===== design/flow/run.sh =====
#!/bin/bash
# the make line also repeats each setting of config.mk as NAME=value (left out here)
make -C /OpenROAD-flow-scripts/flow DESIGN_CONFIG=/design/flow/config.mk WORK_HOME=/design/flow/orfs CLKGATE_MAP_FILE= finish

===== design/flow/config.mk =====
export PLATFORM = sky130hd
export DESIGN_NAME = RISC_V
export DESIGN_NICKNAME = RISC_V
export VERILOG_FILES = /design/flow/design.v
export SDC_FILE = /design/flow/constraint.sdc
export NUM_CORES = 4
export LEC_CHECK = 0
export CAP_MARGIN = 20
export CORE_MARGIN = 2
export CORE_UTILIZATION = 72
export HOLD_SLACK_MARGIN = -0.04
export PLACE_DENSITY = 0.64
export SETUP_SLACK_MARGIN = -0.43
export SLEW_MARGIN = 20

===== design/flow/constraint.sdc =====
create_clock -name core_clock -period 5.76 [get_ports {clk}]
set_input_delay 1.1520 -clock core_clock [delete_from_list [all_inputs] [get_ports {clk}]]
set_output_delay 1.1520 -clock core_clock [all_outputs]
set_load 0.01 [all_outputs]

===== design/flow/design.v =====
`timescale 1ns/1ps
module ALU(ALUControl, a, b, zero, less_greater, w);
    parameter N = 16;
    input [2:0] ALUControl;
    input signed [N-1:0] a, b;
    output zero, less_greater;
    output reg signed [N-1:0] w;
    always @(a or b or ALUControl) begin
        case (ALUControl)
            3'b000   :  w = a + b;
            3'b001   :  w = a - b;
            3'b010   :  w = a & b;
            3'b011    :  w = a | b;
            3'b101   :  w = $signed(a) < $signed(b) ? 16'd1 : 16'd0;
            3'b100   :  w = a ^ b;
            default:  w = {N{1'bx}};
        endcase
    end
    assign zero = (~|w);
    assign less_greater = |w;
endmodule
`timescale 1ns/1ps
module ALU_Controller(func3, Branch_funct, ALUOp, ALUControl);
    input [2:0] func3;
    input [1:0] Branch_funct;
    input [1:0] ALUOp;  
    output reg [2:0] ALUControl;
    always @(ALUOp or func3 or Branch_funct)begin
        case (ALUOp)
            2'b00   : ALUControl <= 3'b000;
            2'b01   : ALUControl <= 
                        (Branch_funct == 2'b00) ? 3'b001:
                        (Branch_funct == 2'b01) ? 3'b001:
                        (Branch_funct == 2'b10) ? 3'b101: 3'bxxx;
            2'b10   : ALUControl <= 
                        (func3 == 3'b000) ? 3'b000:
                        (func3 == 3'b001)  ? 3'b001:
                        (func3 == 3'b111) ? 3'b010:
                        (func3 == 3'b110) ? 3'b011:
                        (func3 == 3'b010) ? 3'b101 : 3'bxxx;
            2'b11   : ALUControl <= 3'b000;
            default: ALUControl <= 3'b000;
        endcase
    end
endmodule
module BranchController(Branch_funct, branch, less_greater, zero, w);
    input branch, zero, less_greater;
    input [1:0] Branch_funct;
    output reg w;
    always @(Branch_funct, zero, less_greater, branch) begin
        case (Branch_funct)
            2'b00   : w <= branch && zero;
            2'b01   : w <= branch && ~zero;
            2'b10   : w <= branch && less_greater;
            default: w <= 1'b0;
        endcase
    end
endmodule
`timescale 1ns/1ps
module CRegister(in, en, rst, clk, out);
    parameter N = 16;
    input [N-1:0] in;
    input en, clk, rst;
    output reg [N-1:0] out;
    always @(posedge clk or posedge rst) begin
        if (rst)
            out <= {N{1'b0}};
        else if (en)
            out <= in;
    end
endmodule
`timescale 1ns/1ps
module ImmExtension(immSrc, data, w);
    input [2:0] immSrc;
    input [12:0] data;
    parameter [2:0] L_T = 3'b000, S_T = 3'b001,
                    B_T = 3'b010, J_T = 3'b011,
                    I_T = 3'b100;
    output reg [15:0] w;
    always @(immSrc, data) begin
        case (immSrc)
            L_T   : w <= {{9{data[12]}},data[12], data[8:6] , data[2:0]};
            S_T   : w <= {{19{data[12]}},data[12], data[5:0]};
            J_T   : w <= {{3{data[12]}},data[12], data[11:0]};
            B_T   : w <= {{11{data[12]}}, data[12], data[9], data[2:0]};
            I_T   : w <= {{9{data[12]}},data[12], data[8:6], data[2:0]};
            default: w <= 16'dx;
        endcase
    end
endmodule
`timescale 1ns/1ps
module Mux2to1(slc, a, b, w);
    parameter N = 16;
    input slc;
    input [N-1:0] a, b;
    output [N-1:0] w;
    assign w = ~slc ? a : b;
endmodule
`timescale 1ns/1ps
module Mux4to1(slc, a, b, c, d, w);
    parameter N = 16;
    input [1:0] slc;
    input [N-1:0] a, b, c, d;
    output reg [N-1:0] w;
    always @(a or b or c or d or slc) begin
        case (slc)
            2'b00  : w <= a;
            2'b01  : w <= b;
            2'b10  : w <= c;
            2'b11  : w <= d;
            default: w <= {N{1'bx}};
        endcase
    end
endmodule
`timescale 1ns/1ps
module RegisterFile(clk, regWrite,
                    readRegister1, readRegister2,
                    writeRegister, writeData,
                    readData1, readData2);
    parameter WordLen = 16;
    parameter WordCount = 16;
    input regWrite, clk;
    input [2:0] readRegister1, readRegister2, writeRegister;
    input [WordLen-1:0] writeData;
    output [WordLen-1:0] readData1, readData2;
    reg [WordLen-1:0] registerFile [0:(WordCount /2)-1];
    always @(posedge clk) begin
        if (regWrite)
            registerFile[writeRegister] <= writeData;
    end
    assign readData1 = registerFile[readRegister1];
    assign readData2 = registerFile[readRegister2];
endmodule
`timescale 1ns/1ps
module MainController(clk, rst, op,
                      PCUpdate, adrSrc, memWrite, branch,
                      IRWrite, resultSrc, ALUOp, 
                      ALUSrcA, ALUSrcB, immSrc, regWrite, jump);
    input [2:0] op;
    input clk, rst;
    output reg [1:0]  resultSrc, ALUSrcA, ALUSrcB, ALUOp;
    output reg [2:0] immSrc;
    output reg adrSrc, regWrite, memWrite, PCUpdate, branch, IRWrite, jump;
    parameter [2:0] R_T = 3'b000, L_T = 3'b001,
                    S_T = 3'b010, B_T = 3'b011,
                    J_T = 3'b100, I_T = 3'b101;
    reg [11:0] pstate;
    reg [11:0] nstate;
    always @(*) begin
        case (pstate)
            12'b000000000001   : nstate = 12'b000000000010;
            12'b000000000010  : nstate =  (op == L_T)    ? 12'b000000000100     :
                                 (op == R_T)    ? 12'b000000010000     :
                                 (op == B_T)    ? 12'b000001000000     :                                   
                                 (op == J_T)    ? 12'b000000001000     :
                                 (op == S_T)    ? 12'b000010000000     : 
                                 (op == I_T)    ? 12'b100000000001     :12'b000000000001;   
            12'b100000000001 : nstate = 12'b000000100000;
            12'b000000000100 : nstate = 12'b001000000001;
            12'b000000010000 : nstate = 12'b000000100000;
            12'b000000100000: nstate = 12'b000000000001;
            12'b000001000000 : nstate = 12'b000000000001;
            12'b000000001000 : nstate = 12'b000000000001;
            12'b000010000000 : nstate = 12'b000100000000;
            12'b000100000000: nstate = 12'b000000000001;
            12'b001000000001: nstate = 12'b010000000001;
            12'b010000000001 : nstate = 12'b000000000001;
            default: nstate = 12'b000000000001;
        endcase
    end
    always @(pstate) begin
        {resultSrc, memWrite, ALUOp, ALUSrcA, ALUSrcB, immSrc, 
                regWrite, PCUpdate, branch, IRWrite, jump, adrSrc} = 18'b0;
        case (pstate)
            12'b000000000001 : begin
                IRWrite   = 1'b1;
                adrSrc    = 1'b0;
                ALUSrcA   = 2'b00;
                ALUSrcB   = 2'b10;
                ALUOp     = 2'b00;
                resultSrc = 2'b10;
                PCUpdate  = 1'b1;
            end
            12'b000000000010: begin
                ALUSrcA   = 2'b01;
                ALUSrcB   = 2'b01;
                ALUOp     = 2'b00;
                immSrc    = 3'b010;
            end
            12'b100000000001: begin 
                ALUSrcA   = 2'b10;
                ALUSrcB   = 2'b01;
                immSrc    = 3'b100;
                ALUOp     = 2'b11;
            end
            12'b000000000100: begin 
                ALUSrcA   = 2'b10;
                ALUSrcB   = 2'b01;
                immSrc    = 3'b000;
                ALUOp     = 2'b11;
            end
            12'b001000000001: begin
                resultSrc = 2'b00;
                adrSrc    = 1'b1;
            end
            12'b010000000001: begin
                resultSrc = 2'b01;
                regWrite  = 1'b1;
            end
            12'b000000010000: begin
                ALUSrcA   = 2'b10;
                ALUSrcB   = 2'b00;
                ALUOp     = 2'b10;
            end
            12'b000001000000: begin
                ALUSrcA   = 2'b10;
                ALUSrcB   = 2'b00;
                ALUOp     = 2'b01;
                resultSrc = 2'b00;
                branch    = 1'b1;
            end
            12'b000000001000: begin
                ALUSrcA   = 2'b01;
                ALUSrcB   = 2'b01;
                ALUOp     = 2'b00;
                resultSrc = 2'b10;
                immSrc    = 3'b011;
                jump      = 1'b1;
            end
            12'b000010000000: begin
                ALUSrcA   = 2'b10;
                ALUSrcB   = 2'b01;
                ALUOp     = 2'b00;
                immSrc    = 3'b001;
            end
            12'b000100000000: begin
                resultSrc = 2'b00;
                adrSrc    = 1'b1;
                memWrite  = 1'b1;
            end
            12'b000000100000: begin
                resultSrc = 2'b00;
                regWrite  = 1'b1;
            end
        endcase
    end
    always @(posedge clk or posedge rst) begin
        if (rst)
            pstate <= 12'b000000000001;
        else
            pstate <= nstate;
    end
endmodule
`timescale 1ns/1ps
module RISC_V_Controller(clk, rst, op, func3, Branch_funct, zero,less_greater,
                    PCWrite, adrSrc, memWrite,
                    IRWrite, resultSrc, ALUControl,
                    ALUSrcA, ALUSrcB, immSrc, regWrite);
    input [2:0] op;
    input [2:0] func3;
    input [1:0] Branch_funct;
    input clk, rst, zero, less_greater;
    output PCWrite, adrSrc, memWrite, IRWrite, regWrite;
    output [1:0] resultSrc, ALUSrcA, ALUSrcB;
    output [2:0] ALUControl;
    output [2:0] immSrc;
    wire PCUpdate, branch, Branch_out, jump;
    wire[1:0] ALUOp;
    MainController mainController(
        .clk(clk), .rst(rst), .op(op),
        .PCUpdate(PCUpdate),
        .adrSrc(adrSrc), .memWrite(memWrite),
        .branch(branch), .resultSrc(resultSrc),
        .ALUSrcA(ALUSrcA), .ALUSrcB(ALUSrcB),
        .immSrc(immSrc), .regWrite(regWrite),
        .IRWrite(IRWrite), .ALUOp(ALUOp), .jump(jump)
    );
    ALU_Controller ALUController(
        .func3(func3),  .ALUOp(ALUOp), .ALUControl(ALUControl), .Branch_funct(Branch_funct)
    );    
    BranchController Branch_Control(
                                    .Branch_funct(Branch_funct), .branch(branch), .less_greater(less_greater), .zero(zero), .w(Branch_out)
                                    );
    assign PCWrite = (PCUpdate | Branch_out | jump); 
endmodule
`timescale 1ns/1ps
module RISC_V_Datapath(clk, rst, PCWrite, adrSrc, memWrite,
                    IRWrite, resultSrc, ALUControl,
                    ALUSrcA, ALUSrcB, immSrc, regWrite,
                    op, func3, Branch_funct, zero, less_greater, funct7,
                    mem_addr, mem_wdata, mem_we, mem_rdata);
    input clk, rst, PCWrite, adrSrc, memWrite, IRWrite, regWrite;
    input [1:0] resultSrc, ALUSrcA, ALUSrcB;
    input [2:0] ALUControl;
    input [2:0] immSrc;
    input  [15:0] mem_rdata;
    output [15:0] mem_addr, mem_wdata;
    output        mem_we;
    output [2:0] op;
    output [2:0] func3;
    output [1:0] Branch_funct;
    output  zero, less_greater, funct7;
    wire [15:0] Adr, PC, ReadData, OldPC;
    wire [15:0] ImmExt, instr, Data;
    wire [15:0] RD1, RD2, A, B, SrcA, SrcB;
    wire [15:0] ALUResult, ALUOut, Result;
    CRegister  PCR  (.in(Result),    .en(PCWrite), .rst(rst), .clk(clk), .out(PC));
    CRegister OldPCR(.in(PC),        .en(IRWrite), .rst(rst), .clk(clk), .out(OldPC));
    CRegister  IR   (.in(ReadData),  .en(IRWrite), .rst(rst), .clk(clk), .out(instr));
    CRegister MDR   (.in(ReadData),  .en(1'b1),    .rst(rst), .clk(clk), .out(Data));
    CRegister AR    (.in(RD1),       .en(1'b1),    .rst(rst), .clk(clk), .out(A));
    CRegister BR    (.in(RD2),       .en(1'b1),    .rst(rst), .clk(clk), .out(B));
    CRegister ALUR  (.in(ALUResult), .en(1'b1),    .rst(rst), .clk(clk), .out(ALUOut));
    Mux2to1 AdrMux(.slc(adrSrc),    .a(PC),     .b(Result), .w(Adr));
    Mux4to1 AMux     (.slc(ALUSrcA),   .a(PC),     .b(OldPC),  .c(A),         .d(16'd0),  .w(SrcA));
    Mux4to1 BMux     (.slc(ALUSrcB),   .a(B),      .b(ImmExt), .c(16'd2),     .d(16'd0),  .w(SrcB));
    Mux4to1 ResultMux(.slc(resultSrc), .a(ALUOut), .b(Data),   .c(ALUResult), .d(ImmExt), .w(Result));
    ImmExtension Extend(
        .immSrc(immSrc), .data({instr[15], instr[11:0]}), .w(ImmExt)
    );
    ALU ALU_Instance(
        .ALUControl(ALUControl), .a(SrcA), .b(SrcB), 
        .zero(zero), .less_greater(less_greater), .w(ALUResult)
    );
    assign mem_addr  = Adr;
    assign mem_wdata = B;
    assign mem_we    = memWrite;
    assign ReadData  = mem_rdata;
    RegisterFile RF(
        .clk(clk), 
        .regWrite(regWrite),
        .writeData(Result), 
        .readData1(RD1), .readData2(RD2),
        .readRegister1(instr[5:3]), 
        .readRegister2(instr[8:6]),
        .writeRegister(instr[11:9])
    );
    assign funct7 = instr[15]; 
    assign op = instr[14:12];
    assign func3 = instr[2:0];
    assign Branch_funct = instr[11:10];
endmodule
`timescale 1ns/1ps
module RISC_V(clk, rst, mem_addr, mem_wdata, mem_we, mem_rdata);
    input clk, rst;
    input  [15:0] mem_rdata;  
    output [15:0] mem_addr;   
    output [15:0] mem_wdata;  
    output        mem_we;     
    wire [2:0] func3, ALUControl;
    wire[2:0] immSrc;
    wire zero, less_greater, PCSrc, memWrite, 
         regWrite, ALUSrc, PCWrite, adrSrc, IRWrite, funct7;
    wire [1:0] resultSrc, ALUSrcA, ALUSrcB, Branch_funct;
    wire [2:0] op; 
    RISC_V_Controller CU(
        .clk(clk), .rst(rst), .op(op), 
        .func3(func3), .immSrc(immSrc), .zero(zero), 
        .less_greater(less_greater), .PCWrite(PCWrite),
        .adrSrc(adrSrc), .memWrite(memWrite), 
        .IRWrite(IRWrite), .resultSrc(resultSrc), 
        .ALUControl(ALUControl), .ALUSrcA(ALUSrcA),
        .ALUSrcB(ALUSrcB), .regWrite(regWrite),
        .Branch_funct(Branch_funct)
    );
    RISC_V_Datapath DP(
        .clk(clk), .rst(rst), .less_greater(less_greater),
        .PCWrite(PCWrite), .adrSrc(adrSrc),
        .memWrite(memWrite), .IRWrite(IRWrite), 
        .resultSrc(resultSrc), .immSrc(immSrc), 
        .ALUControl(ALUControl), .op(op),
        .ALUSrcA(ALUSrcA), .func3(func3),
        .ALUSrcB(ALUSrcB), .zero(zero),
        .regWrite(regWrite), .Branch_funct(Branch_funct), .funct7(funct7),
        .mem_addr(mem_addr), .mem_wdata(mem_wdata), .mem_we(mem_we), .mem_rdata(mem_rdata)
    );
endmodule

==> impl_metrics.csv, run 1 <==
group,metric,value,unit
placed_design,globalplace.congestion,0.973,
yosys,syn_nets,1124,
yosys,synth-xor-area-share,0.324,%
clock_tree,cts_root_buf,"clkbuf_16",
yosys,synth.top_cell.area_share,27.7,%
run_status,error_line,"[ERROR GRT-0232] Routing congestion too high. Check the congestion heatmap in the GUI.",
clock_tree,clock-sinks,252,
die,rows,50,
clock_tree,cts_hold_buffers,0,
yosys,synth_cells,1050,
yosys,yosysUniqueCellTypes,89,
yosys,yosys.area_share.aoi,10.5,%
placed_design,hpwl,31.5,mm
yosys,simple_gate_share,8.12,%
die,io_pins,51,
placed_design,placed_area,15900,sq um
die,design.die.area,20400,sq um
placed_design,io_buffers,50,
clock_tree,htree_levels,1,
run_status,outcome,"stopped before the end",
yosys,netlist_logic_family_top,"multiplexers",
yosys,fa_ha_area_share,5.15,%
yosys,most_common_cell,"edfxtp_1",
die,fp.coreArea,18800,sq um
global_route,track_usage,92.5,%
yosys,ys_cells,1050,
clock_tree,clockBufferDepth,3,
yosys,yosys_area,13900,sq um
yosys,synth_area_per_cell,13.2,sq um
yosys,top_area_cell,"edfxtp_1",
yosys,top_cells_by_count,"edfxtp_1 (128), dfrtp_1 (123), mux2_2 (83), mux4_2 (79), nor2_1 (63)",
yosys,postSynthSeqShare,50.0,%
run_status,failed_stage,"global routing (5_1_grt)",
die,die_w,143,microns
yosys,ys_seq_elements,252,
yosys,yosysWarningCount,8,
yosys,netlist_top_cells_area,"edfxtp_1 (28%), dfrtp_1 (22%), mux4_2 (13%)",
yosys,synth-edff-count,128,
die,dieHeight,143,microns
placed_design,dpl.cell_count,1489,
yosys,mux_share,22.0,%
yosys,async_reset_ff_share,49.2,%
global_route,global_route.overflow_total,351,
yosys,ff_type,"edfxtp_1",
die,fp_util,73.8,%
yosys,syn_area,13900,sq um
clock_tree,cts_buffers,25,
per-stage QoR:
step	total power [uW]	TNS, ns	setup slack [ns]	utilization, %
detailed placement	1960	-3.74	-0.560	84.5
CTS	3880	-6.96	-0.662	91.8
floorplan	1940	-0.0428	-0.0396	-
global placement	1960	-1.98	-0.315	84.5
timing repair:
item	in CTS
buffers inserted	19
gates resized	111
endpoints found under the setup margin	15
pin swaps	29
metal layers:
metal / global-route usage, % / GRT overflow
met1: 91.3 / 20
met2: 98.8 / 120
met3: 85.7 / 39
met4: 96.9 / 163
met5: 71.7 / 9
==> inputs of run 2 (changes only) <==
Settings changed: CORE_MARGIN 2 to 4, CORE_UTILIZATION 72 to 40, GPL_TIMING_DRIVEN from default to 0, HOLD_SLACK_MARGIN -0.04 to default, PLACE_DENSITY 0.64 to default, SETUP_SLACK_MARGIN -0.43 to default.
Clock period 5.76 ns to 8.0 ns, I/O delays scaled along.
==> run 2 against run 1 <==
  * The run now finishes clean
  * Synthesized area did not move
  * Die area rose by 85%
  * Synthesized cell count did not move
==> impl_metrics.csv, run 2 <==
group,metric,value,unit
global_route,grt_pass1_vias,9530,
yosys,synth-edff-count,128,
finish,fin_nets,1204,
yosys,yosys_area,13900,sq um
sta,slew_headroom,25.3,%
min_path,min_path_type,"reg2reg",
setup_path,path_depth,19,
power_and_ir_drop,p_int,2060,uW
clock_tree,clockBufferDepth,3,
yosys,syn_nets,1124,
sta,finalSetupViolations,0,
flow_run,maxCapViolCount,0,
route,route.antenna.remaining_nets,0,
power_and_ir_drop,p_leak,0.00539,uW
yosys,synth_cells,1050,
finish,finalInstanceArea,15900,sq um
yosys,top_cells_by_count,"edfxtp_1 (128), dfrtp_1 (123), mux2_2 (83), mux4_2 (79), nor2_1 (63)",
placed_design,io_buffers,50,
setup_path,cp.required,6.40,ns
setup_path,crit_path_max_fanout,8,
setup_path,cp_cell_sequence,"nor3_2 > inv_1 > or3_4 > nor2_4 > nand2_1 > o21ai_1 > ha_1 > inv_1 > fa_1 > nand2b_1 > a2111o_1 > o21a_1 > a31oi_2 > o22ai_1 > o21ai_1 > o221ai_2 > mux4_2 > mux2_2 > clkdlybuf4s50_1",
placed_design,globalplace.congestion,0.908,
yosys,syn_area,13900,sq um
placed_design,hpwl,28.2,mm
die,dieHeight,194,microns
yosys,postSynthSeqShare,50.0,%
yosys,fa_ha_area_share,5.15,%
yosys,ff_type,"edfxtp_1",
die,die_w,194,microns
global_route,global_route.overflow_total,0,
die,fp_util,41.0,%
power_and_ir_drop,power_switching,512,uW
power_and_ir_drop,powerComb,26.4,uW
min_path,holdPathStages,0,
power_and_ir_drop,power_leader,"registers",
sta,tightestPinTransition,1.12,ns
setup_path,crit_type,"reg2out",
yosys,simple_gate_share,8.12,%
setup_path,worst_r2r_endpoint,"DP.PCR.out[7]$_DFFE_PP0P_",
yosys,netlist_logic_family_top,"multiplexers",
placed_design,placed_area,15000,sq um
sta,rsz0062_at_grt,"false",
sta,fin_hold_ws,0.386,ns
placed_design,pre_cts_ws,-0.0327,ns
setup_path,timing.critical_path.buf_inv,3,
sta,fmax,0.129,GHz
clock_tree,cts_hold_buffers,0,
global_route,grt_pass1_wl,60.2,mm
setup_path,critPathCaptureType,"output port",
global_route,grt_antenna_before_repair,1,
die,design.die.area,37800,sq um
yosys,synth-xor-area-share,0.324,%
yosys,yosysWarningCount,8,
yosys,ys_seq_elements,252,
die,fp.coreArea,33900,sq um
global_route,grt_max_degree,66,
finish,ff_latch_area,6950,sq um
sta,finalCritPeriodShare,96.9,%
yosys,async_reset_ff_share,49.2,%
min_path,min_to,"CU.mainController.pstate[10]$_DFF_PP0_",
sta,min_period,7.76,ns
route,dr.pass1.iters,9,
power_and_ir_drop,ir_drop,0.000195,V
sta,tns,0,ns
setup_path,r2r_slack,2.30,ns
sta,clock_skew,0.0155,ns
power_and_ir_drop,seqPwrFrac,52.8,%
global_route,track_usage,20.7,%
route,drc,0,
yosys,yosys.area_share.aoi,10.5,%
finish,fill_cells,3052,
sta,final-hold-violation-count,0,
yosys,mux_share,22.0,%
setup_path,cp.arrival,6.16,ns
die,io_pins,51,
yosys,yosysUniqueCellTypes,89,
setup_path,cp_top_family,"AND-OR/OR-AND gates",
min_path,min-delay-start,"CU.mainController.pstate[11]$_DFF_PP0_",
route,diodes,0,
clock_tree,clock-sinks,252,
yosys,synth.top_cell.area_share,27.7,%
power_and_ir_drop,power_density,162,nW/um^2
yosys,top_area_cell,"edfxtp_1",
setup_path,cpMaxStageDelayCell,"mux4_2",
setup_path,max_stage_delay,0.55,ns
flow_run,warnings,62,
finish,area_growth,14.4,%
yosys,synth_area_per_cell,13.2,sq um
sta,fin_ws,0.245,ns
power_and_ir_drop,p_sw_share,19.9,%
power_and_ir_drop,pwr-share-comb,1.0,%
clock_tree,htree_levels,1,
yosys,netlist_top_cells_area,"edfxtp_1 (28%), dfrtp_1 (22%), mux4_2 (13%)",
finish,final-comb-area,6450,sq um
sta,finalMaxSlewViolations,0,
setup_path,r2r_start,"CU.mainController.pstate[6]$_DFF_PP0_",
clock_tree,cts.clk_slew.worst_paths,0.06,ns
route,wl_per_cell,24.8,microns
power_and_ir_drop,clkPwrFrac,46.2,%
power_and_ir_drop,powerSeq,1360,uW
clock_tree,cts_root_buf,"clkbuf_16",
clock_tree,clock_latency,0.53,ns
route,totalWireLength,39.6,mm
yosys,ys_cells,1050,
clock_tree,cts_buffers,25,
power_and_ir_drop,clock_power,1190,uW
setup_path,cp-endpoint,"mem_addr[12]",
die,rows,67,
setup_path,r2r_cells,20,
setup_path,start_kind,"register",
setup_path,critPathLaunch,"CU.mainController.pstate[9]$_DFF_PP0_",
route,vias,9410,
run_status,outcome,"complete, no violations",
route,routed_via_density,5.89,
route,drt_iter0_markers,1108,
yosys,most_common_cell,"edfxtp_1",
clock_tree,cts_tree,"yes",
[run 2: what timing repair did]
action / CTS / global route
setup endpoints to repair: 9 / 8
gates resized: 10 / 10
pin swaps: 1 / 1
setup buffers: 1 / 3
[run 2: routing by layer]
layer  part of all wire (%)  track usage (%)  vias up
li1                       -                -     4194
met1                     43             28.9     4801
met2                     49             35.0      349
met3                    5.8             2.25       64
met4                    2.4             5.10        2
met5                  0.033                0        -
[run 2: layout make-up]
type / count / share of cell area, %
buffer: 62 / 1.89
clock buffer: 36 / 4.58
clock inverter: 10 / 0.653
inverter: 65 / 1.58
multi-input combinational: 669 / 40.6
sequential: 252 / 43.7
tap: 448 / 3.52
timing repair buffer: 55 / 3.51
[run 2: stage by stage]
stage	util (%)	total power, uW	instances
after CTS	46.8	2590	1595
after global routing	47.0	2650	1597
after detailed placement	44.3	1410	1549
final	47.0	2580	1597
after global placement	44.2	1410	1548
after floorplan	-	1390	1050
==> inputs of run 3 (changes only) <==
Settings changed: ABC_AREA from default to 1, CORE_MARGIN 4 to 2, CORE_UTILIZATION 40 to 72, CTS_CLUSTER_DIAMETER from default to 227, CTS_CLUSTER_SIZE from default to 43, GPL_TIMING_DRIVEN 0 to default, PLACE_DENSITY_LB_ADDON from default to 0.01, SETUP_SLACK_MARGIN from default to 0.28.
Clock period 8.0 ns to 5.12 ns, I/O delays scaled along.
==> run 3 against run 2 <==
  * The flow now stops in global routing (5_1_grt)
  * Synthesized cell count rose by 68%
  * Die area shrank 45%
  * Synthesized area increased by 1.9%
==> impl_metrics.csv, run 3 <==
group,metric,value,unit
die,fp.coreArea,19400,sq um
clock_tree,clock-sinks,252,
die,rows,51,
yosys,netlist_top_cells_area,"edfxtp_1 (27%), dfrtp_1 (22%), nand2_1 (13%)",
yosys,syn_nets,1833,
die,design.die.area,20800,sq um
die,die_w,144,microns
yosys,ys_cells,1759,
yosys,ff_type,"edfxtp_1",
yosys,mux_share,0,%
yosys,top_cells_by_count,"nand2_1 (493), inv_1 (216), o21ai_0 (186), nor2_1 (132), edfxtp_1 (128)",
yosys,synth_cells,1759,
clock_tree,cts_root_buf,"clkbuf_16",
yosys,synth-edff-count,128,
clock_tree,htree_levels,1,
die,fp_util,73.0,%
placed_design,io_buffers,50,
clock_tree,clockBufferDepth,3,
yosys,netlist_logic_family_top,"simple AND/OR/NAND/NOR gates",
yosys,simple_gate_share,22.3,%
yosys,synth_area_per_cell,8.05,sq um
yosys,yosys_area,14200,sq um
placed_design,hpwl,30.8,mm
yosys,yosysWarningCount,8,
run_status,outcome,"stopped before the end",
yosys,synth.top_cell.area_share,27.2,%
die,io_pins,51,
yosys,async_reset_ff_share,49.2,%
yosys,ys_seq_elements,252,
yosys,syn_area,14200,sq um
run_status,failed_stage,"global routing (5_1_grt)",
yosys,postSynthSeqShare,49.1,%
placed_design,globalplace.congestion,1.04,
yosys,yosys.area_share.aoi,14.6,%
yosys,most_common_cell,"nand2_1",
yosys,top_area_cell,"edfxtp_1",
clock_tree,cts_buffers,9,
yosys,fa_ha_area_share,5.06,%
yosys,yosysUniqueCellTypes,42,
die,dieHeight,144,microns
yosys,synth-xor-area-share,0.495,%
run_status,error_line,"[ERROR DPL-0038] Utilization greater than 100%, impossible to legalize",
-- run 3: per-stage QoR --
step	util [%]	setup slack (ns)	total power [uW]	std cells	instance area [sq um]
floorplan	-	0.633	2180	1759	14200
global placement	81.1	-0.0327	2200	2136	15700
detailed placement	81.1	-0.112	2200	2136	15700
CTS	91.9	0.110	3050	2271	17800
-- run 3: timing repair --
action | 4_1_cts
endpoints found under the setup margin | 24
pin swaps | 99
gates cloned | 3
buffers inserted | 119
hold buffers | 0
resized | 315
==> inputs of run 4 (changes only) <==
Settings changed: CORE_UTILIZATION 72 to 71, CTS_CLUSTER_DIAMETER 227 to 99, CTS_CLUSTER_SIZE 43 to 31, PLACE_DENSITY from default to 0.4, PLACE_DENSITY_LB_ADDON 0.01 to default, SETUP_SLACK_MARGIN 0.28 to 1.51.
Clock period 5.12 ns to 5.1 ns, I/O delays scaled along.
==> run 4 against run 3 <==
  * The flow again stops in global routing (5_1_grt)
  * Die area grew 1.4%
  * Synthesized area is the same
  * Synthesized cell count is the same
==> impl_metrics.csv, run 4 <==
group,metric,value,unit
yosys,yosysWarningCount,8,
yosys,netlist_top_cells_area,"edfxtp_1 (27%), dfrtp_1 (22%), nand2_1 (13%)",
yosys,synth-edff-count,128,
yosys,syn_area,14200,sq um
yosys,ff_type,"edfxtp_1",
yosys,fa_ha_area_share,5.06,%
die,io_pins,51,
clock_tree,cts_buffers,12,
yosys,top_cells_by_count,"nand2_1 (493), inv_1 (216), o21ai_0 (186), nor2_1 (132), edfxtp_1 (128)",
yosys,async_reset_ff_share,49.2,%
die,fp_util,72.5,%
clock_tree,clock-sinks,252,
yosys,netlist_logic_family_top,"simple AND/OR/NAND/NOR gates",
die,dieHeight,145,microns
yosys,simple_gate_share,22.3,%
yosys,synth-xor-area-share,0.495,%
placed_design,hpwl,31.2,mm
die,rows,51,
yosys,mux_share,0,%
global_route,track_usage,111,%
yosys,top_area_cell,"edfxtp_1",
yosys,synth_area_per_cell,8.05,sq um
clock_tree,htree_levels,1,
yosys,yosys_area,14200,sq um
yosys,syn_nets,1833,
run_status,error_line,"[ERROR GRT-0232] Routing congestion too high. Check the congestion heatmap in the GUI.",
yosys,ys_seq_elements,252,
yosys,postSynthSeqShare,49.1,%
die,design.die.area,21100,sq um
clock_tree,clockBufferDepth,3,
yosys,ys_cells,1759,
run_status,outcome,"stopped before the end",
die,fp.coreArea,19500,sq um
clock_tree,cts_root_buf,"clkbuf_16",
placed_design,pre_cts_ws,-0.0196,ns
placed_design,io_buffers,50,
yosys,yosys.area_share.aoi,14.6,%
yosys,most_common_cell,"nand2_1",
run_status,failed_stage,"global routing (5_1_grt)",
global_route,global_route.overflow_total,2478,
yosys,synth.top_cell.area_share,27.2,%
yosys,yosysUniqueCellTypes,42,
die,die_w,145,microns
yosys,synth_cells,1759,
placed_design,globalplace.congestion,1.01,
==> run 4: metrics by stage <==
stage	total power [uW]	hold slack (ns)	setup TNS [ns]	instances	instance area, sq um
2_1_floorplan	2190	0.354	0	1759	14500
3_3_place_gp	2210	0.359	0	2085	15600
3_5_place_dp	2210	0.364	-0.0196	2085	15600
4_1_cts	3280	0.392	0	2234	18200
==> run 4: layer usage <==
| metal | track usage [%] | GRT overflow |
|---|---|---|
| met4 | 124 | 607 |
| met1 | 96.3 | 64 |
| met5 | 76.4 | 14 |
| met3 | 89.7 | 79 |
| met2 | 140 | 1714 |
==> run 4: what timing repair did <==
| action | 4_1_cts |
|---|---|
| gates cloned | 5 |
| pin swaps | 127 |
| setup buffers | 124 |
| hold buffers | 0 |
| resized | 357 |
| setup endpoints to repair | 152 |
==> inputs of run 5 (changes only) <==
Settings changed: CAP_MARGIN 20 to 0, CORE_UTILIZATION 71 to 68, CTS_CLUSTER_DIAMETER 99 to 93, CTS_CLUSTER_SIZE 31 to default, PLACE_DENSITY 0.4 to default, SETUP_SLACK_MARGIN 1.51 to -0.32.
Clock period 5.1 ns to 4.49 ns, I/O delays scaled along.
==> run 5 against run 4 <==
  * Synthesized area did not move
  * The run again fails in global routing (5_1_grt)
  * Die area increased by 4.3%
  * Synthesized cell count did not move
==> impl_metrics.csv, run 5 <==
group,metric,value,unit
yosys,netlist_logic_family_top,"simple AND/OR/NAND/NOR gates",
die,fp_util,69.7,%
die,rows,52,
yosys,syn_area,14200,sq um
yosys,ys_seq_elements,252,
yosys,yosysUniqueCellTypes,42,
clock_tree,cts_hold_buffers,0,
yosys,synth-edff-count,128,
yosys,synth_area_per_cell,8.05,sq um
placed_design,hpwl,33.5,mm
die,design.die.area,22000,sq um
yosys,top_cells_by_count,"nand2_1 (493), inv_1 (216), o21ai_0 (186), nor2_1 (132), edfxtp_1 (128)",
yosys,top_area_cell,"edfxtp_1",
yosys,yosysWarningCount,8,
yosys,most_common_cell,"nand2_1",
placed_design,globalplace.congestion,0.982,
yosys,ys_cells,1759,
yosys,synth.top_cell.area_share,27.2,%
yosys,async_reset_ff_share,49.2,%
die,fp.coreArea,20300,sq um
clock_tree,htree_levels,1,
yosys,yosys.area_share.aoi,14.6,%
yosys,ff_type,"edfxtp_1",
yosys,synth_cells,1759,
clock_tree,cts_root_buf,"clkbuf_16",
global_route,track_usage,106,%
run_status,error_line,"[ERROR GRT-0232] Routing congestion too high. Check the congestion heatmap in the GUI.",
die,io_pins,51,
yosys,mux_share,0,%
yosys,simple_gate_share,22.3,%
yosys,netlist_top_cells_area,"edfxtp_1 (27%), dfrtp_1 (22%), nand2_1 (13%)",
yosys,fa_ha_area_share,5.06,%
yosys,postSynthSeqShare,49.1,%
yosys,yosys_area,14200,sq um
run_status,outcome,"stopped before the end",
yosys,synth-xor-area-share,0.495,%
clock_tree,clock-sinks,252,
die,die_w,148,microns
clock_tree,clockBufferDepth,3,
global_route,global_route.overflow_total,2101,
clock_tree,cts_buffers,26,
yosys,syn_nets,1833,
run_status,failed_stage,"global routing (5_1_grt)",
placed_design,io_buffers,50,
die,dieHeight,148,microns
-- run 5: timing repair --
action | 4_1_cts
pin swaps | 76
cloned | 3
hold endpoints to repair | 0
setup buffers | 92
resized | 277
endpoints found under the setup margin | 16
-- run 5: per-layer routing --
metal,track usage [%],GRT overflow
met1,94.4,50
met2,134,1514
met3,85.3,59
met4,117,466
met5,68.2,12
-- run 5: through the flow --
stage	area, sq um	setup TNS (ns)	utilization [%]	std cells	worst slack [ns]
detailed placement	16400	-6.25	80.6	2219	-0.485
floorplan	14200	0	-	1759	0.129
CTS	18700	-18.39	92.0	2351	-0.406
global placement	16400	-5.05	80.6	2219	-0.452
==> inputs of run 6 (changes only) <==
Settings changed: ABC_AREA 1 to 0, CAP_MARGIN 0 to 20, CELL_PAD_IN_SITES_GLOBAL_PLACEMENT from default to 0, CORE_UTILIZATION 68 to 64, CTS_CLUSTER_DIAMETER 93 to default, MAX_ROUTING_LAYER from default to met4, MIN_ROUTING_LAYER from default to met2, PLACE_DENSITY from default to 0.41, SETUP_SLACK_MARGIN -0.32 to 3.48, TNS_END_PERCENT from default to 55.
Clock period 4.49 ns to 11.9 ns, I/O delays scaled along.
==> run 6 against run 5 <==
  * Now clean on timing, DRC and antenna
  * Synthesized area decreased by 1.8%
  * Die area increased by 4.2%
  * Synthesized cell count decreased by 40%
==> impl_metrics.csv, run 6 <==
group,metric,value,unit
yosys,mux_share,22.0,%
die,dieHeight,151,microns
sta,fin_ws,3.50,ns
sta,slew_headroom,21.5,%
sta,finalSetupViolations,0,
yosys,ff_type,"edfxtp_1",
power_and_ir_drop,clkPwrFrac,46.4,%
placed_design,dpl.cell_count,1321,
yosys,syn_area,13900,sq um
die,die_w,151,microns
yosys,yosys_area,13900,sq um
global_route,grt_antenna_before_repair,0,
placed_design,placed_area,14500,sq um
global_route,grt_pass1_wl,60.6,mm
yosys,yosysUniqueCellTypes,89,
power_and_ir_drop,powerComb,17.4,uW
power_and_ir_drop,ir_drop,0.000140,V
die,fp.coreArea,21200,sq um
yosys,synth.top_cell.area_share,27.7,%
sta,clock_skew,0.0198,ns
yosys,top_cells_by_count,"edfxtp_1 (128), dfrtp_1 (123), mux2_2 (83), mux4_2 (79), nor2_1 (63)",
yosys,top_area_cell,"edfxtp_1",
power_and_ir_drop,power_leader,"registers",
yosys,yosys.area_share.aoi,10.5,%
route,wl_per_cell,29.6,microns
yosys,simple_gate_share,8.12,%
placed_design,hpwl,26.3,mm
placed_design,globalplace.congestion,0.984,
power_and_ir_drop,clock_power,805,uW
route,totalWireLength,41.1,mm
power_and_ir_drop,pwr-share-comb,1.0,%
clock_tree,cts.clk_slew.worst_paths,0.07,ns
die,io_pins,51,
route,dr.pass1.iters,20,
min_path,min_path_type,"reg2reg",
setup_path,cp.arrival,6.02,ns
yosys,synth-edff-count,128,
route,routed_via_density,9.40,
finish,area_growth,13.1,%
setup_path,cp_common_cell,"inv_1",
yosys,netlist_top_cells_area,"edfxtp_1 (28%), dfrtp_1 (22%), mux4_2 (13%)",
global_route,global_route.overflow_total,0,
clock_tree,cts_root_buf,"clkbuf_16",
placed_design,io_buffers,50,
power_and_ir_drop,p_leak,0.00540,uW
clock_tree,cts_buffers,25,
clock_tree,cts_tree,"yes",
power_and_ir_drop,power_switching,368,uW
run_status,outcome,"complete, no violations",
min_path,min_to,"CU.mainController.pstate[10]$_DFF_PP0_",
clock_tree,htree_levels,1,
clock_tree,clock_latency,0.54,ns
yosys,postSynthSeqShare,50.0,%
setup_path,cpMaxStageDelayCell,"clkdlybuf4s50_1",
route,diodes,0,
sta,fmax,0.119,GHz
setup_path,r2r_slack,5.82,ns
min_path,holdPathStages,0,
route,drc,0,
yosys,fa_ha_area_share,5.15,%
setup_path,cp_cell_sequence,"nor3_2 > inv_1 > or3_4 > mux2i_1 > o21ai_1 > buf_4 > inv_1 > ha_1 > inv_1 > fa_1 > nor2b_1 > o211ai_1 > nand2_1 > a21boi_0 > a221o_1 > a21o_1 > nor2_1 > nor3_1 > a21oi_1 > inv_2 > mux2_2 > clkdlybuf4s50_1",
power_and_ir_drop,powerSeq,914,uW
clock_tree,clockBufferDepth,3,
yosys,syn_nets,1124,
route,route.antenna.remaining_nets,0,
finish,fin_nets,1168,
sta,final-hold-violation-count,0,
power_and_ir_drop,seqPwrFrac,52.6,%
global_route,grt_pass1_vias,14343,
setup_path,critPathLaunch,"CU.mainController.pstate[9]$_DFF_PP0_",
finish,finalInstanceArea,15700,sq um
global_route,grt_max_degree,75,
yosys,most_common_cell,"edfxtp_1",
yosys,synth_area_per_cell,13.2,sq um
sta,rsz0062_at_grt,"true",
setup_path,r2r_start,"CU.mainController.pstate[9]$_DFF_PP0_",
sta,finalCritPeriodShare,70.6,%
clock_tree,cts_hold_buffers,0,
route,vias,13050,
die,fp_util,65.7,%
setup_path,timing.critical_path.buf_inv,6,
setup_path,crit_type,"reg2out",
sta,min_period,8.40,ns
yosys,ys_cells,1050,
power_and_ir_drop,power_density,110,nW/um^2
power_and_ir_drop,p_int,1370,uW
setup_path,worst_r2r_endpoint,"DP.PCR.out[3]$_DFFE_PP0P_",
power_and_ir_drop,p_sw_share,21.2,%
yosys,async_reset_ff_share,49.2,%
setup_path,path_depth,22,
setup_path,start_kind,"register",
yosys,netlist_logic_family_top,"multiplexers",
placed_design,pre_cts_ws,2.76,ns
setup_path,r2r_cells,21,
setup_path,max_stage_delay,0.54,ns
route,drt_iter0_markers,3755,
min_path,min-delay-start,"CU.mainController.pstate[11]$_DFF_PP0_",
flow_run,maxCapViolCount,0,
flow_run,warnings,66,
setup_path,cp.required,9.52,ns
setup_path,crit_path_max_fanout,10,
sta,tightestPinTransition,1.18,ns
die,rows,53,
yosys,ys_seq_elements,252,
sta,finalMaxSlewViolations,0,
setup_path,cp-endpoint,"mem_addr[8]",
setup_path,critPathCaptureType,"output port",
clock_tree,clock-sinks,252,
power_and_ir_drop,power.total,1740,uW
global_route,track_usage,55.6,%
yosys,synth-xor-area-share,0.324,%
yosys,synth_cells,1050,
yosys,yosysWarningCount,8,
finish,final-instance-count-excl-fill,1388,
sta,tns,0,ns
die,design.die.area,22900,sq um
setup_path,cp_top_family,"simple AND/OR/NAND/NOR gates",
run 6: area by class of cell:
cell class | count | area (sq um)
multi-input combinational | 670 | 6610
timing repair buffer | 80 | 732
clock inverter | 10 | 91.3
sequential | 252 | 6960
tap | 275 | 344
fill | 1297 | 5440
inverter | 65 | 246
clock buffer | 36 | 728
run 6: metal layers:
metal  vias up  track usage [%]  share of wire (%)
met5         -                -                  0
met2      3931             66.2                 47
met4         0             16.5                 14
li1       4079                -                  -
met1      4362                -                  0
met3       678             66.6                 39
run 6: metrics by stage:
step                utilization, %  hold slack (ns)
floorplan                        -            0.354
global placement              68.7            0.356
detailed placement            68.7            0.360
CTS                           73.0            0.368
global route                  74.3            0.379
finish                        74.3            0.375
run 6: what timing repair did:
item / 4_1_cts / 5_1_grt
buffers inserted: 8 / 12
pin swaps: 2 / 9
gates cloned: 0 / 1
setup endpoints to repair: 15 / 12
gates resized: 11 / 40
==> inputs of run 7 (changes only) <==
Settings changed: CELL_PAD_IN_SITES_GLOBAL_PLACEMENT 0 to default, CORE_ASPECT_RATIO from default to 0.75, CORE_MARGIN 2 to 3, CORE_UTILIZATION 64 to 61, CTS_CLUSTER_SIZE from default to 72, MAX_ROUTING_LAYER met4 to default, MIN_ROUTING_LAYER met2 to default, PLACE_DENSITY 0.41 to 0.55, SETUP_SLACK_MARGIN 3.48 to default, SLEW_MARGIN 20 to 30, TNS_END_PERCENT 55 to default.
Clock period 11.9 ns to 4.5 ns, I/O delays scaled along.
==> run 7 against run 6 <==
  * The layout now fails its checks (negative setup slack)
  * Clock skew about the same
  * Critical path type unchanged
  * Wire length up 31%
  * Via count fell by 5.0%
  * Largest power group unchanged
  * Sequential power grew to 2.6 times the previous value
  * Cell area rose by 22%
  * Synthesized cell count unchanged
  * Critical path depth fell by 3
  * Core utilization up 12 points
==> impl_metrics.csv, run 7 <==
group,metric,value,unit
yosys,ff_type,"edfxtp_1",
setup_path,timing.critical_path.buf_inv,4,
yosys,postSynthSeqShare,50.0,%
sta,min_period,6.26,ns
power_and_ir_drop,powerSeq,2420,uW
route,route.antenna.remaining_nets,0,
placed_design,io_buffers,50,
die,design.die.area,24600,sq um
sta,final-hold-violation-count,0,
placed_design,hpwl,32.0,mm
sta,finalSetupViolations,104,
yosys,yosys.area_share.aoi,10.5,%
route,dr.pass1.iters,6,
die,fp_util,62.5,%
yosys,synth-xor-area-share,0.324,%
setup_path,max_stage_delay,0.51,ns
die,io_pins,51,
setup_path,cp.required,3.60,ns
yosys,netlist_logic_family_top,"multiplexers",
route,totalWireLength,53.8,mm
route,routed_via_density,7.05,
power_and_ir_drop,power_leader,"registers",
global_route,grt_max_degree,85,
setup_path,worst_r2r_endpoint,"DP.PCR.out[6]$_DFFE_PP0P_",
route,drt_iter0_markers,2070,
die,dieHeight,137,microns
sta,fmax,0.160,GHz
run_status,violatedChecks,"negative setup slack",
yosys,simple_gate_share,8.12,%
yosys,synth.top_cell.area_share,27.7,%
setup_path,cp_top_family,"AND-OR/OR-AND gates",
finish,final_core_util,85.9,%
power_and_ir_drop,p_int,3650,uW
sta,slew_headroom,45.3,%
yosys,ys_cells,1050,
clock_tree,cts_hold_buffers,0,
setup_path,crit_path_max_fanout,6,
clock_tree,cts.clk_slew.worst_paths,0.07,ns
setup_path,cp_cell_sequence,"nor3_2 > inv_1 > or3_4 > buf_6 > mux2i_2 > o21ai_2 > ha_2 > inv_2 > fa_2 > nand2b_4 > a2111o_1 > o21a_1 > a31oi_4 > o22ai_2 > o21ai_2 > o221ai_2 > mux4_2 > mux2_4 > buf_6",
setup_path,cp-endpoint,"mem_addr[12]",
clock_tree,htree_levels,1,
power_and_ir_drop,p_sw_share,21.8,%
yosys,top_cells_by_count,"edfxtp_1 (128), dfrtp_1 (123), mux2_2 (83), mux4_2 (79), nor2_1 (63)",
power_and_ir_drop,power.total,4660,uW
power_and_ir_drop,ir_drop,0.000315,V
power_and_ir_drop,pwr-share-comb,1.0,%
min_path,min_path_type,"reg2reg",
yosys,synth_area_per_cell,13.2,sq um
route,diodes,0,
yosys,synth_cells,1050,
route,wl_per_cell,30.6,microns
setup_path,critPathCaptureType,"output port",
yosys,syn_area,13900,sq um
yosys,fa_ha_area_share,5.15,%
setup_path,r2r_start,"CU.mainController.pstate[7]$_DFF_PP0_",
sta,fin_ws,-1.76,ns
power_and_ir_drop,power_density,244,nW/um^2
flow_run,maxCapViolCount,0,
clock_tree,clockBufferDepth,3,
setup_path,path_depth,19,
global_route,global_route.overflow_total,0,
sta,clock_skew,0.0195,ns
yosys,netlist_top_cells_area,"edfxtp_1 (28%), dfrtp_1 (22%), mux4_2 (13%)",
die,rows,47,
yosys,yosysWarningCount,8,
clock_tree,cts_buffers,25,
power_and_ir_drop,seqPwrFrac,51.8,%
yosys,yosys_area,13900,sq um
run_status,outcome,"failed layout checks",
power_and_ir_drop,clkPwrFrac,47.2,%
route,vias,12401,
flow_run,warnings,67,
setup_path,cpMaxStageDelayCell,"mux4_2",
sta,finalMaxSlewViolations,0,
yosys,synth-edff-count,128,
yosys,mux_share,22.0,%
yosys,top_area_cell,"edfxtp_1",
min_path,holdPathStages,0,
setup_path,cp.arrival,5.36,ns
die,fp.coreArea,22200,sq um
power_and_ir_drop,clock_power,2200,uW
global_route,grt_antenna_before_repair,2,
die,die_w,180,microns
setup_path,r2r_cells,25,
yosys,yosysUniqueCellTypes,89,
setup_path,critPathLaunch,"CU.mainController.pstate[7]$_DFF_PP0_",
finish,fin_nets,1519,
power_and_ir_drop,power_switching,1010,uW
sta,rsz0062_at_grt,"true",
yosys,ys_seq_elements,252,
placed_design,globalplace.congestion,0.985,
power_and_ir_drop,p_leak,0.00730,uW
clock_tree,cts_root_buf,"clkbuf_16",
setup_path,start_kind,"register",
yosys,async_reset_ff_share,49.2,%
power_and_ir_drop,powerComb,46.5,uW
clock_tree,clock-sinks,252,
sta,fin_hold_ws,0.411,ns
setup_path,crit_type,"reg2out",
setup_path,r2r_slack,-1.03,ns
yosys,syn_nets,1124,
global_route,grt_pass1_vias,12023,
route,drc,0,
clock_tree,cts_tree,"yes",
clock_tree,clock_latency,0.54,ns
sta,finalCritPeriodShare,139,%
sta,tightestPinTransition,0.820,ns
yosys,most_common_cell,"edfxtp_1",
min_path,min_to,"CU.mainController.pstate[10]$_DFF_PP0_",
finish,area_growth,37.5,%
global_route,track_usage,40.6,%
min_path,min-delay-start,"CU.mainController.pstate[11]$_DFF_PP0_",
global_route,grt_pass1_wl,74.7,mm
run 7: what timing repair did:
item                                    in CTS  in global routing
pin swaps                                   47                 33
resized                                    180                 69
buffers inserted                            42                 36
gates cloned                                 1                  0
endpoints found under the setup margin      96                 96
run 7: metrics by stage:
stage	instances	area (sq um)	worst slack [ns]	TNS, ns
3_5_place_dp	1644	17000	-1.34	-27.44
5_1_grt	1758	19100	-1.90	-63.22
4_1_cts	1728	18600	-1.37	-24.75
2_1_floorplan	1050	14000	-0.581	-4.12
6_report	1758	19100	-1.76	-49.14
3_3_place_gp	1643	16900	-1.26	-24.24
run 7: cell type report:
type                    instances  area [sq um]
well taps                     294           368
repair buffers                432          3530
clock buffers                  32           662
inverters                      65           249
flip-flops and latches        252          6960
clock inverters                14           153
multi-input cells             669          7180
fillers                       964          3130
run 7: per-layer routing:
layer,part of all wire (%),routed length [microns],track usage (%),vias up
met2,46,24500,64.6,1200
met3,13,6970,8.58,318
met4,6.5,3480,18.5,2
met5,0.024,13,0,-
met1,35,18800,54.7,6078
li1,-,-,-,4803
==> inputs of run 8 (changes only) <==
Settings changed: ABC_AREA 0 to default, CELL_PAD_IN_SITES_DETAIL_PLACEMENT from default to 2, CORE_ASPECT_RATIO 0.75 to default, CORE_MARGIN 3 to 2, CORE_UTILIZATION 61 to 40, CTS_CLUSTER_DIAMETER from default to 61, CTS_CLUSTER_SIZE 72 to default, GPL_TIMING_DRIVEN from default to 0, HOLD_SLACK_MARGIN from default to 0.27, MAX_ROUTING_LAYER from default to met4, MIN_ROUTING_LAYER from default to met1, PLACE_DENSITY 0.55 to default, SETUP_SLACK_MARGIN from default to 1.0, SLEW_MARGIN 30 to 0, TNS_END_PERCENT from default to 25.
Clock period 4.5 ns to 8.0 ns, I/O delays scaled along.
==> run 8 against run 7 <==
  * The run now finishes clean
  * Register-to-register slack better by 3.1 ns
  * Cell area is 11% lower
  * Clock power shrank 43%
==> impl_metrics.csv, run 8 <==
group,metric,value,unit
power_and_ir_drop,seqPwrFrac,51.4,%
setup_path,cp_cell_sequence,"nor3_4 > inv_2 > or3_4 > buf_8 > buf_4 > mux2i_2 > o21ai_2 > ha_1 > buf_2 > inv_1 > a221oi_4 > nand2_2 > a31oi_1 > a22o_1 > a211oi_2 > mux4_2 > mux2_2 > clkdlybuf4s50_1",
die,design.die.area,36300,sq um
yosys,syn_nets,1124,
die,fp.coreArea,34400,sq um
route,dr.pass1.iters,6,
yosys,mux_share,22.0,%
yosys,ys_seq_elements,252,
clock_tree,clockBufferDepth,3,
min_path,min_path_type,"reg2reg",
route,route.antenna.remaining_nets,0,
sta,finalMaxSlewViolations,0,
setup_path,crit_type,"reg2out",
sta,rsz0062_at_grt,"true",
sta,clock_skew,0.0156,ns
clock_tree,htree_levels,1,
clock_tree,cts_hold_buffers,0,
clock_tree,cts_root_buf,"clkbuf_16",
yosys,ff_type,"edfxtp_1",
setup_path,crit_path_max_fanout,9,
power_and_ir_drop,powerComb,28.2,uW
placed_design,globalplace.congestion,0.913,
yosys,simple_gate_share,8.12,%
clock_tree,clock-sinks,252,
sta,finalCritPeriodShare,91.3,%
route,drt_iter0_markers,1246,
sta,fin_ws,0.694,ns
yosys,yosysWarningCount,8,
power_and_ir_drop,power_leader,"registers",
finish,fin_nets,1270,
sta,final-hold-violation-count,0,
setup_path,cpMaxStageDelayCell,"mux4_2",
power_and_ir_drop,power.total,2650,uW
setup_path,r2r_start,"CU.mainController.pstate[9]$_DFF_PP0_",
yosys,synth.top_cell.area_share,27.7,%
sta,min_period,7.31,ns
flow_run,maxCapViolCount,0,
global_route,global_route.overflow_total,0,
power_and_ir_drop,powerSeq,1360,uW
yosys,netlist_logic_family_top,"multiplexers",
global_route,use_met1,39.0,%
setup_path,path_depth,18,
clock_tree,cts_buffers,26,
route,drc,0,
yosys,synth_area_per_cell,13.2,sq um
die,die_w,190,microns
sta,fmax,0.137,GHz
yosys,yosys_area,13900,sq um
route,routed_via_density,6.51,
sta,slew_headroom,23.2,%
yosys,fa_ha_area_share,5.15,%
power_and_ir_drop,p_sw_share,21.5,%
finish,final_core_util,49.4,%
setup_path,critPathLaunch,"CU.mainController.pstate[9]$_DFF_PP0_",
yosys,syn_area,13900,sq um
global_route,grt_max_degree,97,
yosys,synth-xor-area-share,0.324,%
setup_path,cp_top_family,"buffers and inverters",
yosys,top_area_cell,"edfxtp_1",
sta,tightestPinTransition,1.15,ns
route,wl_per_cell,34.6,microns
clock_tree,cts_tree,"yes",
sta,finalSetupViolations,0,
min_path,min-delay-start,"CU.mainController.pstate[0]$_DFF_PP1_",
placed_design,io_buffers,50,
yosys,yosysUniqueCellTypes,89,
flow_run,warnings,64,
power_and_ir_drop,p_leak,0.00595,uW
finish,fill_cells,3247,
setup_path,cp.arrival,5.71,ns
setup_path,worst_r2r_endpoint,"DP.PCR.out[0]$_DFFE_PP0P_",
power_and_ir_drop,pwr-share-comb,1.1,%
route,diodes,0,
yosys,netlist_top_cells_area,"edfxtp_1 (28%), dfrtp_1 (22%), mux4_2 (13%)",
yosys,yosys.area_share.aoi,10.5,%
route,totalWireLength,57.9,mm
clock_tree,clock_latency,0.54,ns
power_and_ir_drop,clock_power,1260,uW
route,vias,10874,
global_route,grt_antenna_before_repair,0,
die,io_pins,51,
run_status,outcome,"complete, no violations",
setup_path,start_kind,"register",
yosys,ys_cells,1050,
placed_design,pre_cts_ws,-0.545,ns
global_route,grt_pass1_wl,83.5,mm
die,rows,68,
power_and_ir_drop,power_switching,568,uW
power_and_ir_drop,clkPwrFrac,47.5,%
setup_path,critPathCaptureType,"output port",
power_and_ir_drop,p_int,2080,uW
yosys,synth_cells,1050,
yosys,synth-edff-count,128,
setup_path,r2r_slack,2.10,ns
setup_path,timing.critical_path.buf_inv,6,
setup_path,cp-endpoint,"mem_addr[10]",
die,dieHeight,190,microns
finish,area_growth,22.2,%
yosys,async_reset_ff_share,49.2,%
min_path,holdPathStages,0,
placed_design,hpwl,34.9,mm
global_route,grt_use_met3,5.32,%
setup_path,cp.required,6.40,ns
yosys,top_cells_by_count,"edfxtp_1 (128), dfrtp_1 (123), mux2_2 (83), mux4_2 (79), nor2_1 (63)",
yosys,most_common_cell,"edfxtp_1",
global_route,track_usage,32.5,%
global_route,met2_usage,54.2,%
setup_path,r2r_cells,23,
clock_tree,cts.clk_slew.worst_paths,0.06,ns
global_route,grt.busiest_layer,"met2",
yosys,postSynthSeqShare,50.0,%
setup_path,max_stage_delay,0.54,ns
min_path,min_to,"CU.mainController.pstate[8]$_DFF_PP0_",
power_and_ir_drop,ir_drop,0.000205,V
die,fp_util,40.4,%
global_route,grt_pass1_vias,11813,
power_and_ir_drop,power_density,156,nW/um^2
## run 8: timing repair
| item | in CTS | in global routing |
|---|---|---|
| endpoints found under the setup margin | 26 | 14 |
| gates resized | 129 | 53 |
| pin swaps | 31 | 22 |
| buffers inserted | 47 | 16 |
## run 8: through the flow
step	hold slack (ns)	setup TNS (ns)	instances	instance area (sq um)
final	0.403	0	1671	17000
after global routing	0.410	0	1671	17000
after CTS	0.396	0	1651	16600
after detailed placement	0.376	-1.51	1556	15000
after global placement	0.364	-0.184	1555	15000
after floorplan	0.354	0	1050	13900
## run 8: cell type report
cell class | instances | area [sq um] | share of cell area [%]
clock buffers | 34 | 702 | 4.13
multi-input cells | 669 | 6910 | 40.7
flip-flops and latches | 252 | 6950 | 40.9
inverters | 65 | 253 | 1.49
repair buffers | 118 | 1090 | 6.40
clock inverters | 14 | 139 | 0.818
plain buffers | 64 | 373 | 2.20
well taps | 455 | 569 | 3.35
## run 8: per-layer routing
layer / up-vias / wire length [microns] / part of all wire [%]
met5: - / 0 / 0
met3: 203 / 3800 / 6.6
met1: 5761 / 22300 / 38
met4: 0 / 2840 / 4.9
li1: 4312 / - / -
met2: 598 / 29000 / 50
==> inputs of run 9 (changes only) <==
Settings changed: ABC_AREA from default to 1, CELL_PAD_IN_SITES_DETAIL_PLACEMENT 2 to default, CORE_ASPECT_RATIO from default to 0.5, CORE_UTILIZATION 40 to 72, CTS_CLUSTER_DIAMETER 61 to 390, CTS_CLUSTER_SIZE from default to 98, GPL_TIMING_DRIVEN 0 to default, HOLD_SLACK_MARGIN 0.27 to default, MAX_ROUTING_LAYER met4 to default, MIN_ROUTING_LAYER met1 to default, PLACE_DENSITY from default to 0.43, SETUP_SLACK_MARGIN 1.0 to default, SLEW_MARGIN 0 to 20, TNS_END_PERCENT 25 to 5.
Clock period 8.0 ns to 4.48 ns, I/O delays scaled along.
==> run 9 against run 8 <==
  * The flow now stops in global routing (5_1_grt)
  * Synthesized cell count rose by 68%
  * Die area fell by 42%
  * Synthesized area rose by 1.9%
==> impl_metrics.csv, run 9 <==
group,metric,value,unit
run_status,outcome,"stopped before the end",
run_status,failed_stage,"global routing (5_1_grt)",
run_status,error_line,"[ERROR GRT-0232] Routing congestion too high. Check the congestion heatmap in the GUI.",
clock_tree,cts_root_buf,"clkbuf_16",
die,die_w,202,microns
placed_design,pre_cts_ws,-0.678,ns
yosys,top_area_cell,"edfxtp_1",
placed_design,hpwl,35.0,mm
clock_tree,htree_levels,1,
yosys,ys_seq_elements,252,
yosys,simple_gate_share,22.3,%
placed_design,io_buffers,50,
yosys,postSynthSeqShare,49.1,%
die,io_pins,51,
yosys,ys_cells,1759,
die,fp_util,73.1,%
yosys,synth_area_per_cell,8.05,sq um
placed_design,globalplace.congestion,1.01,
yosys,synth_cells,1759,
clock_tree,clockBufferDepth,3,
clock_tree,clock-sinks,252,
global_route,track_usage,91.2,%
die,design.die.area,20900,sq um
yosys,synth-edff-count,128,
yosys,ff_type,"edfxtp_1",
yosys,synth.top_cell.area_share,27.2,%
yosys,top_cells_by_count,"nand2_1 (493), inv_1 (216), o21ai_0 (186), nor2_1 (132), edfxtp_1 (128)",
yosys,syn_area,14200,sq um
yosys,most_common_cell,"nand2_1",
clock_tree,cts_buffers,6,
placed_design,placed_area,16200,sq um
die,dieHeight,103,microns
yosys,fa_ha_area_share,5.06,%
yosys,yosysWarningCount,8,
yosys,syn_nets,1833,
yosys,mux_share,0,%
yosys,yosysUniqueCellTypes,42,
yosys,synth-xor-area-share,0.495,%
placed_design,dpl.cell_count,2200,
global_route,global_route.overflow_total,382,
yosys,async_reset_ff_share,49.2,%
yosys,netlist_logic_family_top,"simple AND/OR/NAND/NOR gates",
die,rows,36,
yosys,netlist_top_cells_area,"edfxtp_1 (27%), dfrtp_1 (22%), nand2_1 (13%)",
yosys,yosys.area_share.aoi,14.6,%
yosys,yosys_area,14200,sq um
die,fp.coreArea,19400,sq um
run 9: repair_timing:
action                                  in CTS
buffers inserted                            65
endpoints found under the setup margin      32
gates resized                              311
pin swaps                                   96
hold buffers                                 0
run 9: metrics by stage:
stage               hold slack (ns)  total power, uW
global placement              0.362             2520
floorplan                     0.354             2490
CTS                           0.345             3400
detailed placement            0.370             2520
run 9: layer usage:
layer	overflow	GRT usage, %
met4	136	99.3
met5	7	64.7
met3	26	81.2
met1	21	87.9
met2	192	103
==> inputs of run 10 (changes only) <==
Settings changed: ABC_AREA 1 to default, CORE_ASPECT_RATIO 0.5 to default, CORE_UTILIZATION 72 to 40, CTS_CLUSTER_DIAMETER 390 to default, CTS_CLUSTER_SIZE 98 to default, PLACE_DENSITY 0.43 to default, TNS_END_PERCENT 5 to default.
Clock period 4.48 ns to 4.74 ns, I/O delays scaled along.
==> run 10 against run 9 <==
  * Now fails the layout checks on negative setup slack
  * Die area rose by 74%
  * Synthesized cell count shrank 40%
  * Synthesized area down 1.8%
==> impl_metrics.csv, run 10 <==
group,metric,value,unit
die,fp.coreArea,34400,sq um
min_path,min_to,"CU.mainController.pstate[10]$_DFF_PP0_",
power_and_ir_drop,powerSeq,2290,uW
yosys,yosys.area_share.aoi,10.5,%
power_and_ir_drop,power_density,227,nW/um^2
sta,tns,-15.30,ns
sta,slew_headroom,25.5,%
route,route.antenna.remaining_nets,0,
power_and_ir_drop,seqPwrFrac,52.1,%
finish,area_growth,39.6,%
sta,finalSetupViolations,32,
yosys,mux_share,22.0,%
setup_path,cpMaxStageDelayCell,"mux4_2",
finish,fin_nets,1494,
power_and_ir_drop,clock_power,2060,uW
power_and_ir_drop,ir_drop,0.000315,V
route,drt_iter0_markers,817,
setup_path,r2r_start,"CU.mainController.pstate[9]$_DFF_PP0_",
die,io_pins,51,
setup_path,max_stage_delay,0.49,ns
setup_path,r2r_cells,23,
yosys,synth-xor-area-share,0.324,%
finish,final-comb-area,7320,sq um
yosys,simple_gate_share,8.12,%
setup_path,r2r_slack,-0.12,ns
power_and_ir_drop,p_leak,0.00732,uW
global_route,track_usage,23.7,%
setup_path,timing.critical_path.buf_inv,8,
sta,tightestPinTransition,1.12,ns
yosys,ys_seq_elements,252,
flow_run,warnings,67,
die,dieHeight,190,microns
yosys,async_reset_ff_share,49.2,%
placed_design,placed_area,17000,sq um
yosys,yosysUniqueCellTypes,89,
global_route,grt_use_met3,2.89,%
setup_path,crit_type,"reg2out",
yosys,syn_nets,1124,
setup_path,critPathLaunch,"CU.mainController.pstate[9]$_DFF_PP0_",
clock_tree,cts_root_buf,"clkbuf_16",
flow_run,maxCapViolCount,0,
sta,clock_skew,0.0150,ns
route,drc,0,
global_route,grt.busiest_layer,"met2",
sta,min_period,5.84,ns
setup_path,cp_top_family,"AND-OR/OR-AND gates",
clock_tree,clock-sinks,252,
placed_design,hpwl,30.4,mm
min_path,min-delay-start,"CU.mainController.pstate[11]$_DFF_PP0_",
yosys,ff_type,"edfxtp_1",
yosys,syn_area,13900,sq um
setup_path,crit_path_max_fanout,6,
power_and_ir_drop,clkPwrFrac,46.9,%
setup_path,critPathCaptureType,"output port",
setup_path,cp.arrival,4.89,ns
sta,fin_hold_ws,0.397,ns
route,wl_per_cell,22.9,microns
sta,finalCritPeriodShare,123,%
power_and_ir_drop,power.total,4400,uW
global_route,grt_antenna_before_repair,0,
sta,finalMaxSlewViolations,0,
yosys,netlist_top_cells_area,"edfxtp_1 (28%), dfrtp_1 (22%), mux4_2 (13%)",
die,design.die.area,36300,sq um
die,die_w,190,microns
setup_path,cp-endpoint,"mem_addr[15]",
global_route,grt_pass1_wl,64.8,mm
setup_path,worst_r2r_endpoint,"DP.PCR.out[7]$_DFFE_PP0P_",
sta,fmax,0.171,GHz
power_and_ir_drop,p_sw_share,19.6,%
power_and_ir_drop,pwr-share-comb,1.0,%
yosys,synth-edff-count,128,
sta,fin_ws,-1.10,ns
yosys,netlist_logic_family_top,"multiplexers",
finish,finalInstanceArea,19400,sq um
route,dr.pass1.iters,6,
placed_design,io_buffers,50,
sta,rsz0062_at_grt,"true",
global_route,global_route.overflow_total,0,
global_route,grt_pass1_vias,10949,
yosys,yosys_area,13900,sq um
finish,ff_latch_area,6950,sq um
setup_path,cp.required,3.79,ns
setup_path,cp_common_cell,"buf_6",
global_route,use_met1,31.0,%
power_and_ir_drop,powerComb,41.8,uW
die,fp_util,40.4,%
sta,final-hold-violation-count,0,
power_and_ir_drop,p_int,3540,uW
global_route,grt_max_degree,115,
yosys,top_cells_by_count,"edfxtp_1 (128), dfrtp_1 (123), mux2_2 (83), mux4_2 (79), nor2_1 (63)",
min_path,min_path_type,"reg2reg",
power_and_ir_drop,power_leader,"registers",
yosys,yosysWarningCount,8,
yosys,top_area_cell,"edfxtp_1",
clock_tree,clock_latency,0.52,ns
min_path,holdPathStages,0,
route,totalWireLength,43.3,mm
yosys,ys_cells,1050,
yosys,fa_ha_area_share,5.15,%
setup_path,start_kind,"register",
run_status,violatedChecks,"negative setup slack",
global_route,met2_usage,41.4,%
placed_design,globalplace.congestion,0.973,
finish,fill_cells,2802,
route,routed_via_density,5.59,
setup_path,cp_cell_sequence,"buf_4 > a211o_1 > a222oi_1 > a211oi_2 > buf_4 > ha_4 > buf_6 > inv_4 > a221oi_4 > a311oi_4 > buf_4 > o21bai_4 > buf_6 > o2bb2ai_4 > buf_6 > o41a_1 > a21oi_2 > mux4_2 > mux2_4 > buf_6",
clock_tree,cts_hold_buffers,0,
route,diodes,0,
power_and_ir_drop,power_switching,861,uW
setup_path,path_depth,20,
yosys,most_common_cell,"edfxtp_1",
yosys,postSynthSeqShare,50.0,%
run_status,outcome,"failed layout checks",
route,vias,10573,
clock_tree,htree_levels,1,
clock_tree,clockBufferDepth,3,
yosys,synth_area_per_cell,13.2,sq um
yosys,synth.top_cell.area_share,27.7,%
clock_tree,cts_tree,"yes",
clock_tree,cts_buffers,24,
yosys,synth_cells,1050,
clock_tree,cts.clk_slew.worst_paths,0.07,ns
die,rows,68,
run 10: what timing repair did:
item / in CTS / in global routing
setup buffers: 64 / 18
endpoints found under the setup margin: 37 / 49
pin swaps: 69 / 57
gates resized: 212 / 75
cloned: 0 / 1
run 10: area by class of cell:
| cell class | instances | share of cell area, % |
|---|---|---|
| Inverter | 65 | 1.31 |
| Timing Repair Buffer | 408 | 17.8 |
| Clock buffer | 26 | 3.24 |
| Clock inverter | 18 | 1.14 |
| Tap cell | 455 | 2.94 |
| Multi-Input combinational cell | 669 | 37.7 |
| Sequential cell | 252 | 35.9 |
run 10: metal layers:
| metal | routed length, microns | share of wire (%) |
|---|---|---|
| met2 | 21600 | 50 |
| met4 | 1330 | 3.1 |
| met5 | 0 | 0 |
| met3 | 2290 | 5.3 |
| met1 | 18100 | 42 |
run 10: per-stage QoR:
step | util [%] | cells | setup WS (ns)
4_1_cts | 55.1 | 1881 | -1.14
5_1_grt | 56.4 | 1893 | -1.24
3_5_place_dp | 49.5 | 1779 | -1.24
6_report | 56.4 | 1893 | -1.10
3_3_place_gp | 49.5 | 1779 | -1.10
2_1_floorplan | - | 1050 | -0.389
Power is estimated from default activity; no workload was simulated.
